// fp32mult
module fp32mult (
    input  wire [31:0] x1,
    input  wire [31:0] x2,
    input  wire        en,
    input  wire        rst,
    input  wire        clk,
    output wire [31:0] y,
    output wire        ready
);
Size in the first run: about 98 flip-flops, about 0.023 mm^2 of cells after synthesis.
clock: 5.56 ns
lec_check: 0
cap_margin: 20
core_margin: 2
core_utilization: 72
cts_cluster_diameter: 400
cts_cluster_size: 97
place_density: 0.36
setup_slack_margin: 0.87
slew_margin: 20
tns_end_percent: 5
run.sh (not shown) runs the stock make flow with config.mk's settings and CLKGATE_MAP_FILE=.
The baseline completed and failed the layout checks on negative setup slack.
Edit:
- CAP_MARGIN: 20 -> 40
- CTS_CLUSTER_DIAMETER: 400 -> not set
- CTS_CLUSTER_SIZE: 97 -> 10
- PLACE_DENSITY: 0.36 -> not set
- PLACE_DENSITY_LB_ADDON: not set -> 0.0
What happened: The changed run finished but fails on negative setup slack; cell area barely changes; setup slack degrades by 120 ps; count of clock-buffer cells in the layout is lower by 1.
Edit:
- CAP_MARGIN: 40 -> 20
- CORE_UTILIZATION: 72 -> 40
- CTS_CLUSTER_SIZE: 10 -> not set
- PLACE_DENSITY_LB_ADDON: 0.0 -> not set
- SETUP_SLACK_MARGIN: 0.87 -> not set
- TNS_END_PERCENT: 5 -> not set
- clock period: 5.56 -> 8.69 ns (I/O delays scaled with it)
Result: Now the flow finished with timing, DRC and antenna clean; worst setup slack gains 2100 ps; final cell count is higher by 4.4%; core utilization falls by 44 points; critical path depth is lower by 1; global-route usage decreases by 19 points; non-clock buffer count went down by 222; cell area shrinks by 7.9%.

Setup of indigo:
Starting RTL as in the previous note.
Settings: LEC_CHECK=0, CAP_MARGIN=20, CORE_MARGIN=2, CORE_UTILIZATION=72, PLACE_DENSITY_LB_ADDON=0.0, SETUP_SLACK_MARGIN=2.16, SLEW_MARGIN=20; clock period 7.35 ns.
Here is what was changed in the inputs of ember compared with indigo.
Settings: PLACE_DENSITY: unset -> 0.35; CORE_ASPECT_RATIO: unset -> 0.87; PLACE_DENSITY_LB_ADDON: 0.0 -> unset; CTS_CLUSTER_SIZE: unset -> 31; MAX_ROUTING_LAYER: unset -> met4; CTS_CLUSTER_DIAMETER: unset -> 376; CAP_MARGIN: 20 -> 15.
Results
- ember ended up with a lower height of the chip than indigo did.
- Count of clock-buffer cells in the layout: ember vs indigo up 2
- Required time of the worst setup path across ember and indigo: no real change.
- Lower minimum setup slack in the final design among ember and indigo: ember
- In ember, post-layout period usage of the worst path is higher than in indigo.
- Diff ember..indigo | average cell area after synthesis | unchanged
- Comparing ember against indigo, there is no change at all in synthesized chip area reported by yosys.
- Diff indigo -> ember: number of gates on the worst path with buffers counted shrank by 3.7%, die size held steady.
diff inputs: ember => garnet
Settings: removing SETUP_SLACK_MARGIN (formerly 2.16); removing CTS_CLUSTER_DIAMETER (formerly 376); removing CORE_ASPECT_RATIO (formerly 0.87); removing MAX_ROUTING_LAYER (formerly met4); removing PLACE_DENSITY (formerly 0.35); changing CAP_MARGIN from 15 to 20; removing CTS_CLUSTER_SIZE (formerly 31); setting PLACE_DENSITY_LB_ADDON to 0.08 for the first time; changing the clock period (ns, I/O delays scaled along) from 7.35 to 7.14.
==> results <==
- Nothing crashed in garnet and all stages finished; the problem is that the final layout failed, the offending checks being setup timing.
- ember and garnet ended up with nearly the same clock edge transition at the registers on the reported setup and hold paths.
- Compare ember and garnet | count of plain and timing-repair buffers lower: ember
- Sort ember and garnet by time the worst path needs with I/O delays and setup, descending, and garnet comes first.
> inputs changed (garnet -> xenon)
Settings: an added CTS_CLUSTER_SIZE of 95; an added PLACE_DENSITY of 0.38; a deleted PLACE_DENSITY_LB_ADDON that had been 0.08; an added TNS_END_PERCENT of 10; a change of the clock period (ns, I/O delays scaled along) from 7.14 to 5.19.
## What came out
- xenon: all stages done; final checks FAILED (setup timing).
- Delta(highest net fanout along the worst path, xenon - garnet) > 0
- Comparing xenon and garnet, period utilization is higher on xenon.
- Number of max-cap violations: xenon vs garnet identical
- garnet ended up with met4 as its top layer reached by signal wires; xenon ended up with met5.
- xenon — final weighted congestion in routability-driven placement about 1.5% higher, garnet as reference

build 57:
fp32mult again, from the RTL that the note above started with.
## fp32mult
module fp32mult (
    input  wire [31:0] x1,
    input  wire [31:0] x2,
    input  wire        en,
    input  wire        rst,
    input  wire        clk,
    output wire [31:0] y,
    output wire        ready
);
    wire [31:0] x1_reg;
    wire [31:0] x2_reg;
    fullreg #(32) reg_x1 (.clk(clk), .rst(rst), .clr(1'b0), .en(en), .d(x1), .q(x1_reg));
    fullreg #(32) reg_x2 (.clk(clk), .rst(rst), .clr(1'b0), .en(en), .d(x2), .q(x2_reg));
    wire sign1 = x1_reg[31];
    wire sign2 = x2_reg[31];
    wire [7:0] exp1 = x1_reg[30:23];
    wire [7:0] exp2 = x2_reg[30:23];
    wire [23:0] mant1 = {1'b1, x1_reg[22:0]};  
    wire [23:0] mant2 = {1'b1, x2_reg[22:0]};
    wire sign_result = sign1 ^ sign2;
    wire [7:0] exp_sum;
      wire en_d1;
    wire en_d2;
    exp_adder_bias exp_add_inst (
        .exp1(exp1),
        .exp2(exp2),
        .exp_out(exp_sum)
    );
    wire [47:0] mant_product;
    mult24 mult_inst (
        .a(mant1),
        .b(mant2),
        .p(mant_product)
    );
    wire [7:0] exp_norm;
    exp_normalizer exp_norm_inst (
        .msb_mult(mant_product[47]),
        .exp_in(exp_sum),
        .exp_out(exp_norm)
    );
    wire [23:0] mant_norm;
    mantissa_normalizer mant_norm_inst (
        .mult_out(mant_product),
        .mant_out(mant_norm)
    );
    wire [31:0] result_comb;
    assign result_comb = {sign_result, exp_norm, mant_norm[22:0]};
    fullreg #(32) reg_out (
        .clk(clk),
        .rst(rst),
        .clr(1'b0),
        .en(en_d1),
        .d(result_comb),
        .q(y)
    );
    fullreg #(1) reg_en_stage1 (
        .clk(clk),
        .rst(rst),
        .clr(1'b0),
        .en(1'b1),
        .d(en),
        .q(en_d1)
    );
    fullreg #(1) reg_en_stage2 (
        .clk(clk),
        .rst(rst),
        .clr(1'b0),
        .en(1'b1),
        .d(en_d1),
        .q(en_d2)
    );
    assign ready = en_d2;
endmodule
clock: 12.4 ns
lec_check: 0
abc_area: 1
cap_margin: 35
core_margin: 2
core_utilization: 41
cts_cluster_diameter: 366
cts_cluster_size: 100
gpl_routability_driven: 1
min_routing_layer: met1
place_density: 0.83
setup_slack_margin: 3.53
slew_margin: 20
tns_end_percent: 10
The final layout from build 57, which completed every stage, passed the timing, design-rule and antenna checks at the end of the flow.
Here is what was changed in the inputs of build 17 compared with build 57.
Settings: changing SETUP_SLACK_MARGIN from 3.53 to -0.43; changing TNS_END_PERCENT from 10 to 95; changing CORE_UTILIZATION from 41 to 71; removing CTS_CLUSTER_SIZE (formerly 100); removing ABC_AREA (formerly 1); changing PLACE_DENSITY from 0.83 to 0.35; removing CTS_CLUSTER_DIAMETER (formerly 366); changing the clock period (ns, I/O delays scaled along) from 12.4 to 5.74.
==> comparison <==
- Every run in build 17 and build 57 closed cleanly, with the single exception of build 17.
- Against build 57 as the reference, build 17 delivers a higher multiplexer share of the synthesized area.
- Build 57 -> build 17: total met3 wirelength after detailed routing decreased by a few percent
- [compare] base=build 57 new=build 17: number of design-rule violations left by the first detailed-router iteration has decreased; width of the die has decreased.
- Against build 57, build 17 comes in 64 points higher on post-route fraction of the period consumed by the critical path.
- Clock network area share essentially unchanged between build 57 and build 17.
- Synthesized area in build 17 vs build 57: down 0.0017 mm²
- Looking at final area across both flows, build 17 is the weaker of the two, with build 57 ahead.
- Layout net count (build 17 over build 57): decrease, 458
- Build 17 vs. build 57: sum of net half-perimeters after detailed placement about even.
Here is what was changed in the inputs of build 27 compared with build 17.
Settings: removing PLACE_DENSITY (formerly 0.35); changing CORE_UTILIZATION from 71 to 68; removing SETUP_SLACK_MARGIN (formerly -0.43); setting CTS_CLUSTER_DIAMETER to 196 for the first time; setting CTS_CLUSTER_SIZE to 100 for the first time; changing TNS_END_PERCENT from 95 to 10; changing the clock period (ns, I/O delays scaled along) from 5.74 to 12.4.
Findings:
Summary of build 27 and build 17: one run falls short of a clean finish, namely build 17.
The flow completed for build 17, but it is not clean: the layout still shows setup timing.
Sequential share of layout area ended up 1.0 points higher on build 27 than on build 17.
Compared to build 17, build 27 has final number of setup-violating endpoints 31 lower.
As far as xor/xnor cell area share of the yosys netlist goes, build 17 and build 27 are indistinguishable; the numbers are identical.
Build 17 has higher final period utilization than build 27.
Looking only at worst setup slack, and setting everything else aside, the higher value of build 27 and build 17 goes to build 27.
Summary: half-perimeter wire length of the detailed placement result, build 27 better than build 17
Build 27 against build 17: post-synthesis cell type count has remained practically unchanged, buffering overhead moved down.
Going from build 17 to build 27, the layout overhead on the synthesized area was found to have gone down by 14 points.
Changes in build 29 relative to build 27:
Settings: a deleted CTS_CLUSTER_SIZE that had been 100; an added MAX_ROUTING_LAYER of met4; a deleted CTS_CLUSTER_DIAMETER that had been 196; an added SETUP_SLACK_MARGIN of 2.11; a change of TNS_END_PERCENT from 10 to 95; a change of CORE_UTILIZATION from 68 to 72; an added PLACE_DENSITY of 0.64.
[summary]
Build 29 finished end to end and its layout was clean on timing, DRC and antenna. Taking build 27 as the reference, in build 29 via count of the first global-routing pass up 2.8%, clock-buffer cell count down 1. Sort build 29 and build 27 by routability congestion estimate from global placement, ascending, and build 27 comes first. From build 27 to build 29, flip-flop count did not move at all. Fraction of area in registers of build 29 is on par with build 27. In terms of area overhead of the layout relative to synthesis, build 27 and build 29 differ only marginally. Taking build 27 as the reference, in build 29 clock network area share saw little to no change, core utilization at floorplan increased by 4.4 points relative to the old numbers.
[inputs] build 52 vs build 29
Settings: clearing PLACE_DENSITY, which used to be 0.64; clearing SETUP_SLACK_MARGIN, which used to be 2.11; swapping 72 for 41 in CORE_UTILIZATION; clearing MAX_ROUTING_LAYER, which used to be met4; putting PLACE_DENSITY_LB_ADDON at 0.02 where nothing was set; swapping met1 for met2 in MIN_ROUTING_LAYER.
Build 52 vs. build 29: number of inverters outside the clock class in the layout essentially unchanged. Looking only at final worst hold slack, and setting everything else aside, the higher value of build 29 and build 52 goes to build 52. Changes observed in build 52 relative to build 29: setup slack has increased; cell count listed in synth_stat.txt has remained practically unchanged; highest clock rate has increased. Compared with build 29, build 52 shows a lower multi-input combinational area share. Routed wire length: build 29 and build 52 compared, lower one is build 29.
